==> build 84: inputs <==
==> flow/design.v <==
module invert (input wire i, output wire o);
   assign o = !i;
endmodule
module and2 (input wire i0, i1, output wire o);
  assign o = i0 & i1;
endmodule
module or2 (input wire i0, i1, output wire o);
  assign o = i0 | i1;
endmodule
module xor2 (input wire i0, i1, output wire o);
  assign o = i0 ^ i1;
endmodule
module and3 (input wire i0, i1, i2, output wire o);
   wire t;
   and2 and2_0 (i0, i1, t);
   and2 and2_1 (i2, t, o);
endmodule
module or3 (input wire i0, i1, i2, output wire o);
   wire t;
   or2 or2_0 (i0, i1, t);
   or2 or2_1 (i2, t, o);
endmodule
module xor3 (input wire i0, i1, i2, output wire o);
   wire t;
   xor2 xor2_0 (i0, i1, t);
   xor2 xor2_1 (i2, t, o);
endmodule
module and5(input wire i0, i1, i2, i3, i4, output wire o);
  wire t1;
  and3 a1(i0,i1,i2,t1);
  and3 a2(i3,i4,t1,o);
endmodule
module or5(input wire i0, i1, i2, i3, i4, output wire o);
  wire t1;
  or3 o1(i0,i1,i2,t1);
  or3 o2(i3,i4,t1,o);
endmodule
module mux2 (input wire i0, i1, j, output wire o);
  assign o = (j==0)?i0:i1;
endmodule
module mux4 (input wire [0:3] i, input wire j1, j0, output wire o);
  wire  t0, t1;
  mux2 mux2_0 (i[0], i[1], j0, t0);
  mux2 mux2_1 (i[2], i[3], j0, t1);
  mux2 mux2_2 (t0, t1, j1, o);
endmodule
module mux8 (input wire [0:7] i, input wire j2, j1, j0, output wire o);
  wire  t0, t1;
  mux4 mux4_0 (i[0:3], j1, j0, t0);
  mux4 mux4_1 (i[4:7], j1, j0, t1);
  mux2 mux2_0 (t0, t1, j2, o);
endmodule
module mux16 (input wire [0:15] i, input wire j3, j2, j1, j0, output wire o);
  wire  t0, t1;
  mux8 mux8_0 (i[0:7], j2, j1, j0, t0);
  mux8 mux8_1 (i[8:15], j2, j1, j0, t1);
  mux2 mux2_0 (t0, t1, j3, o);
endmodule
module demux2 (input wire i, j, output wire o0, o1);
  assign o0 = (j==0)?i:1'b0;
  assign o1 = (j==1)?i:1'b0;
endmodule
module demux4 (input wire i, input wire j1, j0, output wire [0:3] o);
  wire  t0, t1;
  demux2 demux2_0 (i, j1, t0, t1);
  demux2 demux2_1 (t0, j0, o[0], o[1]);
  demux2 demux2_2 (t1, j0, o[2], o[3]);
endmodule
module demux8 (input wire i, j2, j1, j0, output wire [0:7] o);
  wire  t0, t1;
  demux2 demux2_0 (i, j2, t0, t1);
  demux4 demux4_0 (t0, j1, j0, o[0:3]);
  demux4 demux4_1 (t1, j1, j0, o[4:7]);
endmodule
module demux16 (input wire i, j3, j2, j1, j0, output wire [0:15] o);
  wire  t0, t1;
  demux2 demux2_0 (i, j3, t0, t1);
  demux8 demux4_0 (t0, j2, j1, j0, o[0:7]);
  demux8 demux4_1 (t1, j2, j1, j0, o[8:15]);
endmodule
module df (input wire clk, in, output wire out);
  reg df_out;
  always@(posedge clk) df_out <= in;
  assign out = df_out;
endmodule
module dfr (input wire clk, reset, in, output wire out);
  wire reset_, df_in;
  invert invert_0 (reset, reset_);
  and2 and2_0 (in, reset_, df_in);
  df df_0 (clk, df_in, out);
endmodule
module dfr16 (input wire clk,reset, input wire [15:0] in, output wire [15:0] out);
  dfr d0(clk,reset, in[0], out[0]);
  dfr d1(clk,reset, in[1], out[1]);
  dfr d2(clk,reset, in[2], out[2]);
  dfr d3(clk,reset, in[3], out[3]);
  dfr d4(clk,reset, in[4], out[4]);
  dfr d5(clk,reset, in[5], out[5]);
  dfr d6(clk,reset, in[6], out[6]);
  dfr d7(clk,reset, in[7], out[7]);
  dfr d8(clk,reset, in[8], out[8]);
  dfr d9(clk,reset, in[9], out[9]);
  dfr d10(clk,reset, in[10], out[10]);
  dfr d11(clk,reset, in[11], out[11]);
  dfr d12(clk,reset, in[12], out[12]);
  dfr d13(clk,reset, in[13], out[13]);
  dfr d14(clk,reset, in[14], out[14]);
  dfr d15(clk,reset, in[15], out[15]);
endmodule
module dfrl (input wire clk, reset, load, in, output wire out);
  wire _in;
  mux2 mux2_0(out, in, load, _in);
  dfr dfr_1(clk, reset, _in, out);
endmodule
module ha(input wire i0, i1, output wire sum, cout);
  xor2 _i0(i0, i1, sum);
  and2 _i1(i0, i1, cout);
endmodule
module fa (input wire i0, i1, cin, output wire sum, cout);
   wire t0, t1, t2;
   xor3 _i0 (i0, i1, cin, sum);
   and2 _i1 (i0, i1, t0);
   and2 _i2 (i1, cin, t1);
   and2 _i3 (cin, i0, t2);
   or3 _i4 (t0, t1, t2, cout);
endmodule
module addsub (input wire addsub, i0, i1, cin, output wire sumdiff, cout);
  wire t;
  fa _i0 (i0, t, cin, sumdiff, cout);
  xor2 _i1 (i1, addsub, t);
endmodule
module bin_counter(input wire clk, reset, in, output wire[3:0] out);
    wire[3:0] t0,t1;
    dfrl d0(clk,reset,in,t0[0],out[0]);
    dfrl d1(clk,reset,in,t0[1],out[1]);
    dfrl d2(clk,reset,in,t0[2],out[2]);
    dfrl d3(clk,reset,in,t0[3],out[3]);
    ha h0(out[0],in,t0[0],t1[0]);
    ha h1(out[1],t1[0],t0[1],t1[1]);
    ha h2(out[2],t1[1],t0[2],t1[2]);
    ha h3(out[3],t1[2],t0[3],t1[3]);
endmodule
module reg_file_slice (input wire clk, reset, wr, rd, input wire [3:0] rd_addr, wr_addr, input wire d_in, output wire d_out);
	wire [0:15] t1,t2;
	wire t3;
	demux16 dm1(wr, wr_addr[3], wr_addr[2], wr_addr[1], wr_addr[0], t1);
	dfrl d0 (clk,reset,t1[0] ,d_in,t2[0]);
	dfrl d1 (clk,reset,t1[1] ,d_in,t2[1]);
	dfrl d2 (clk,reset,t1[2] ,d_in,t2[2]);
	dfrl d3 (clk,reset,t1[3] ,d_in,t2[3]);
	dfrl d4 (clk,reset,t1[4] ,d_in,t2[4]);
	dfrl d5 (clk,reset,t1[5] ,d_in,t2[5]);
	dfrl d6 (clk,reset,t1[6] ,d_in,t2[6]);
	dfrl d7 (clk,reset,t1[7] ,d_in,t2[7]);
	dfrl d8 (clk,reset,t1[8] ,d_in,t2[8]);
	dfrl d9 (clk,reset,t1[9] ,d_in,t2[9]);
	dfrl d10(clk,reset,t1[10],d_in,t2[10]);
	dfrl d11(clk,reset,t1[11],d_in,t2[11]);
	dfrl d12(clk,reset,t1[12],d_in,t2[12]);
	dfrl d13(clk,reset,t1[13],d_in,t2[13]);
	dfrl d14(clk,reset,t1[14],d_in,t2[14]);
    dfrl d15(clk,reset,t1[15],d_in,t2[15]);
	mux16 m1(t2, rd_addr[3], rd_addr[2], rd_addr[1], rd_addr[0], t3);
	and2 a1(t3, rd, d_out);
endmodule
module full_empty(input wire[3:0] front,rear, output wire full, empty);
	wire [3:0] t,out;
	wire t1,t2;
	addsub as1(1, front[0], rear[0], 1, out[0], t[0]);
	addsub as2(1, front[1], rear[1], t[0], out[1], t[1]);
	addsub as3(1, front[2], rear[2], t[1], out[2], t[2]);
	addsub as4(1, front[3], rear[3], t[2], out[3], t[3]);
	invert i1(t[3],t1);
	and5 a1(out[0],out[1],out[2],out[3],1'b1,full);
	or5 o1(out[0],out[1],out[2],out[3],t1,t2);
	invert i2(t2,empty);
endmodule
module memory(input wire clk, reset, wr, rd, input wire[3:0] wr_addr, rd_addr, input wire[15:0] d_in, output wire[15:0] d_out);
	reg_file_slice r0 (clk,reset,wr,rd,rd_addr,wr_addr,d_in[0], d_out[0]);
	reg_file_slice r1 (clk,reset,wr,rd,rd_addr,wr_addr,d_in[1], d_out[1]);
	reg_file_slice r2 (clk,reset,wr,rd,rd_addr,wr_addr,d_in[2], d_out[2]);
	reg_file_slice r3 (clk,reset,wr,rd,rd_addr,wr_addr,d_in[3], d_out[3]);
	reg_file_slice r4 (clk,reset,wr,rd,rd_addr,wr_addr,d_in[4], d_out[4]);
	reg_file_slice r5 (clk,reset,wr,rd,rd_addr,wr_addr,d_in[5], d_out[5]);
	reg_file_slice r6 (clk,reset,wr,rd,rd_addr,wr_addr,d_in[6], d_out[6]);
	reg_file_slice r7 (clk,reset,wr,rd,rd_addr,wr_addr,d_in[7], d_out[7]);
	reg_file_slice r8 (clk,reset,wr,rd,rd_addr,wr_addr,d_in[8], d_out[8]);
	reg_file_slice r9 (clk,reset,wr,rd,rd_addr,wr_addr,d_in[9], d_out[9]);
	reg_file_slice r10(clk,reset,wr,rd,rd_addr,wr_addr,d_in[10],d_out[10]);
	reg_file_slice r11(clk,reset,wr,rd,rd_addr,wr_addr,d_in[11],d_out[11]);
	reg_file_slice r12(clk,reset,wr,rd,rd_addr,wr_addr,d_in[12],d_out[12]);
	reg_file_slice r13(clk,reset,wr,rd,rd_addr,wr_addr,d_in[13],d_out[13]);
	reg_file_slice r14(clk,reset,wr,rd,rd_addr,wr_addr,d_in[14],d_out[14]);
	reg_file_slice r15(clk,reset,wr,rd,rd_addr,wr_addr,d_in[15],d_out[15]);
endmodule
module fifo(input wire clk,reset,wr,rd, input wire[15:0] d_in, output wire full,empty, output wire[15:0] d_out);
	wire[3:0] front,rear;
	wire[15:0] t;
	wire front_inc,rear_inc,full_,empty_;
	full_empty f0(front,rear,full,empty);
	invert i0(full,full_);
	invert i1(empty,empty_);
	and2 a1(wr,full_,front_inc);
	bin_counter bc0(clk,reset,front_inc,front);
	and2 a2(rd,empty_,rear_inc);
	bin_counter bc1(clk,reset,rear_inc,rear);
	memory m0(clk, reset, front_inc, rear_inc, front, rear, d_in, t);
	dfr16 d0(clk, reset, t, d_out);
endmodule
==> flow/run.sh <==
#!/bin/bash
# the make line also repeats each setting of config.mk as NAME=value (left out here)
make -C /OpenROAD-flow-scripts/flow DESIGN_CONFIG=/design/flow/config.mk WORK_HOME=/design/flow/orfs CLKGATE_MAP_FILE= finish
==> flow/config.mk <==
export PLATFORM = sky130hd
export DESIGN_NAME = fifo
export DESIGN_NICKNAME = fifo
export VERILOG_FILES = /design/flow/design.v
export SDC_FILE = /design/flow/constraint.sdc
export NUM_CORES = 4
export LEC_CHECK = 0
export CAP_MARGIN = 20
export CORE_MARGIN = 2
export CORE_UTILIZATION = 70
export CTS_CLUSTER_SIZE = 31
export SLEW_MARGIN = 20
==> flow/constraint.sdc <==
create_clock -name core_clock -period 2.8 [get_ports {clk}]
set_input_delay 0.5600 -clock core_clock [delete_from_list [all_inputs] [get_ports {clk}]]
set_output_delay 0.5600 -clock core_clock [all_outputs]
set_load 0.01 [all_outputs]
==> trial 18 (differences from build 84) <==
--- a/flow/config.mk
+++ b/flow/config.mk
@@ -8,5 +8,6 @@
 export CAP_MARGIN = 20
 export CORE_MARGIN = 2
-export CORE_UTILIZATION = 70
+export CORE_UTILIZATION = 68
 export CTS_CLUSTER_SIZE = 31
+export PLACE_DENSITY = 0.6
 export SLEW_MARGIN = 20
==> flow/constraint.sdc (replaced) <==
create_clock -name core_clock -period 3.59 [get_ports {clk}]
set_input_delay 0.7180 -clock core_clock [delete_from_list [all_inputs] [get_ports {clk}]]
set_output_delay 0.7180 -clock core_clock [all_outputs]
set_load 0.01 [all_outputs]
==> trial 46 (differences from build 84) <==
--- a/flow/config.mk
+++ b/flow/config.mk
@@ -7,6 +7,9 @@
 export LEC_CHECK = 0
 export CAP_MARGIN = 20
-export CORE_MARGIN = 2
-export CORE_UTILIZATION = 70
-export CTS_CLUSTER_SIZE = 31
+export CELL_PAD_IN_SITES_DETAIL_PLACEMENT = 1
+export CORE_ASPECT_RATIO = 0.5
+export CORE_MARGIN = 3
+export CORE_UTILIZATION = 42
+export MIN_ROUTING_LAYER = met2
+export PLACE_DENSITY_LB_ADDON = 0.05
 export SLEW_MARGIN = 20
==> flow/constraint.sdc (replaced) <==
create_clock -name core_clock -period 5.0 [get_ports {clk}]
set_input_delay 1.0000 -clock core_clock [delete_from_list [all_inputs] [get_ports {clk}]]
set_output_delay 1.0000 -clock core_clock [all_outputs]
set_load 0.01 [all_outputs]
==> comparison <==
- Trial 18 went through all stages and came out clean. Trial 46 finished clean. Build 84 reached the layout checks and failed them: negative setup slack.
- The lowest die size belongs to build 84, the highest to trial 46.
- Clock skew: trial 46 > build 84 > trial 18.
- The lowest combinational power belongs to trial 46, the highest to build 84.
- Between build 84 and trial 46, the lower core utilization is in trial 46 (gap 41 points).


==> inputs of job 6848 <==
// fifo: RTL as listed in full above, without the edits since
Settings: LEC_CHECK=0, CAP_MARGIN=20, CORE_MARGIN=2, CORE_UTILIZATION=72, CTS_CLUSTER_DIAMETER=374, CTS_CLUSTER_SIZE=25, PLACE_DENSITY_LB_ADDON=0.16, SETUP_SLACK_MARGIN=-0.23, SLEW_MARGIN=20; clock period 2.82 ns.
run.sh (not shown) runs the stock make flow with config.mk's settings and CLKGATE_MAP_FILE=.
==> job 5976 (differences from job 6848) <==
CORE_UTILIZATION = 70   (was 72)
CTS_CLUSTER_DIAMETER = default   (was 374)
PLACE_DENSITY = 0.6   (was default)
PLACE_DENSITY_LB_ADDON = default   (was 0.16)
SETUP_SLACK_MARGIN = default   (was -0.23)
==> flow/constraint.sdc (replaced) <==
create_clock -name core_clock -period 3.46 [get_ports {clk}]
set_input_delay 0.6920 -clock core_clock [delete_from_list [all_inputs] [get_ports {clk}]]
set_output_delay 0.6920 -clock core_clock [all_outputs]
set_load 0.01 [all_outputs]
==> job 7418 (differences from job 6848) <==
ABC_AREA = 1   (was default)
CORE_ASPECT_RATIO = 1.36   (was default)
CTS_CLUSTER_DIAMETER = 37   (was 374)
CTS_CLUSTER_SIZE = 10   (was 25)
HOLD_SLACK_MARGIN = 0.3   (was default)
PLACE_DENSITY = 0.6   (was default)
PLACE_DENSITY_LB_ADDON = default   (was 0.16)
SETUP_SLACK_MARGIN = 0.32   (was -0.23)
SLEW_MARGIN = 40   (was 20)
TNS_END_PERCENT = 10   (was default)
==> flow/constraint.sdc (replaced) <==
create_clock -name core_clock -period 2.49 [get_ports {clk}]
set_input_delay 0.4980 -clock core_clock [delete_from_list [all_inputs] [get_ports {clk}]]
set_output_delay 0.4980 -clock core_clock [all_outputs]
set_load 0.01 [all_outputs]
==> job 6755 (differences from job 6848) <==
CORE_UTILIZATION = 69   (was 72)
CTS_CLUSTER_DIAMETER = default   (was 374)
CTS_CLUSTER_SIZE = 32   (was 25)
PLACE_DENSITY_LB_ADDON = default   (was 0.16)
SETUP_SLACK_MARGIN = default   (was -0.23)
==> flow/constraint.sdc (replaced) <==
create_clock -name core_clock -period 2.79 [get_ports {clk}]
set_input_delay 0.5580 -clock core_clock [delete_from_list [all_inputs] [get_ports {clk}]]
set_output_delay 0.5580 -clock core_clock [all_outputs]
set_load 0.01 [all_outputs]
==> results <==
metric	job 6848	job 7418	job 6755	job 5976
Clock network area share	2.885%	7.045%	5.921%	7.143%
Run status	failed layout checks	failed layout checks	failed layout checks	complete, no violations
Reasons for failing layout checks	setup timing	setup timing	setup timing	-
Routed Wire Length	34870 microns	43350 microns	35370 microns	32630 microns
Bufs and invs on worst path	5	8	5	5
Vertical extent of the die	134.4 microns	166.5 microns	137.2 microns	136.2 microns
Worst-path maximum fanout	2	9	2	2
Wire length of the first global-routing pass	52420 microns	63760 microns	52820 microns	51270 microns
Data arrival time at the worst-slack endpoint	2.66 ns	3.65 ns	2.69 ns	2.68 ns
Non-filler cells in the finished layout	1606	2338	1647	1611
Total routing resource utilization after global routing	36.72%	38.02%	36.77%	36.07%
Design internal power	0.005589 W	0.008853 W	0.006737 W	0.005481 W
Total power	0.007685 W	0.01330 W	0.009097 W	0.007329 W
Netlist Area Pre-Place	12230 sq um	13980 sq um	12230 sq um	12230 sq um
Worst path depth	10	19	10	10
Sequential cell area	5615 sq um	5615 sq um	5618 sq um	5614 sq um


==> job 2663 <==
// fifo: RTL as listed in full above, without the edits since
==> flow/config.mk <==
export PLATFORM = sky130hd
export DESIGN_NAME = fifo
export DESIGN_NICKNAME = fifo
export VERILOG_FILES = /design/flow/design.v
export SDC_FILE = /design/flow/constraint.sdc
export NUM_CORES = 4
export LEC_CHECK = 0
export ABC_AREA = 1
export CAP_MARGIN = 20
export CELL_PAD_IN_SITES_GLOBAL_PLACEMENT = 0
export CORE_MARGIN = 2
export CORE_UTILIZATION = 72
export CTS_CLUSTER_DIAMETER = 363
export CTS_CLUSTER_SIZE = 22
export PLACE_DENSITY = 0.65
export SLEW_MARGIN = 40
export TNS_END_PERCENT = 90
==> flow/constraint.sdc <==
create_clock -name core_clock -period 2.81 [get_ports {clk}]
set_input_delay 0.5620 -clock core_clock [delete_from_list [all_inputs] [get_ports {clk}]]
set_output_delay 0.5620 -clock core_clock [all_outputs]
set_load 0.01 [all_outputs]
==> job 9980: changes against job 2663 <==
ABC_AREA = unset   (was 1)
CELL_PAD_IN_SITES_GLOBAL_PLACEMENT = unset   (was 0)
CORE_UTILIZATION = 70   (was 72)
CTS_CLUSTER_DIAMETER = unset   (was 363)
CTS_CLUSTER_SIZE = 31   (was 22)
PLACE_DENSITY = 0.6   (was 0.65)
SLEW_MARGIN = 20   (was 40)
TNS_END_PERCENT = unset   (was 90)
==> flow/constraint.sdc (replaced) <==
create_clock -name core_clock -period 3.59 [get_ports {clk}]
set_input_delay 0.7180 -clock core_clock [delete_from_list [all_inputs] [get_ports {clk}]]
set_output_delay 0.7180 -clock core_clock [all_outputs]
set_load 0.01 [all_outputs]
==> comparison <==
Job 9980 finished with timing, DRC and antenna clean. Job 2663 ended with an error in global routing (5_1_grt), error DPL-0038.
In job 9980 the die size is lower than in job 2663, by 9.7%.
In job 2663 the synthesized area is larger than in job 9980, by about 14%.
Between job 9980 and job 2663, the lower synthesized cell count is in job 9980 (gap about 34%, measured against job 2663).
==> figures <==
                                                                      job 2663     job 9980
Number of buffers created by CTS                                            16           29
Share of the core filled by cells before placement                       74.0%        71.2%
Sequential element share of the synthesized area                         40.1%        45.8%
Chip area                                                          20,500 um^2  18,600 um^2
Number of buffers inserted to repair setup after CTS                        30            6
Total placed instance area                                         15,200 um^2  12,500 um^2
Post-Synth Simple-Gate Area                                              37.3%        19.8%
Half-perimeter wire length after detailed placement                    21.1 mm      18.4 mm
Outcome                                                 stopped before the end  no timing/DRC/antenna violations
Stage where the flow stopped                          global routing (5_1_grt)            -
Die y size                                                              143 um       136 um
Syn_nets                                                                 2,148        1,429
Floorplan Core Area                                                18,900 um^2  17,200 um^2
Power figures rest on the tool's default switching activity, not on a simulated workload.
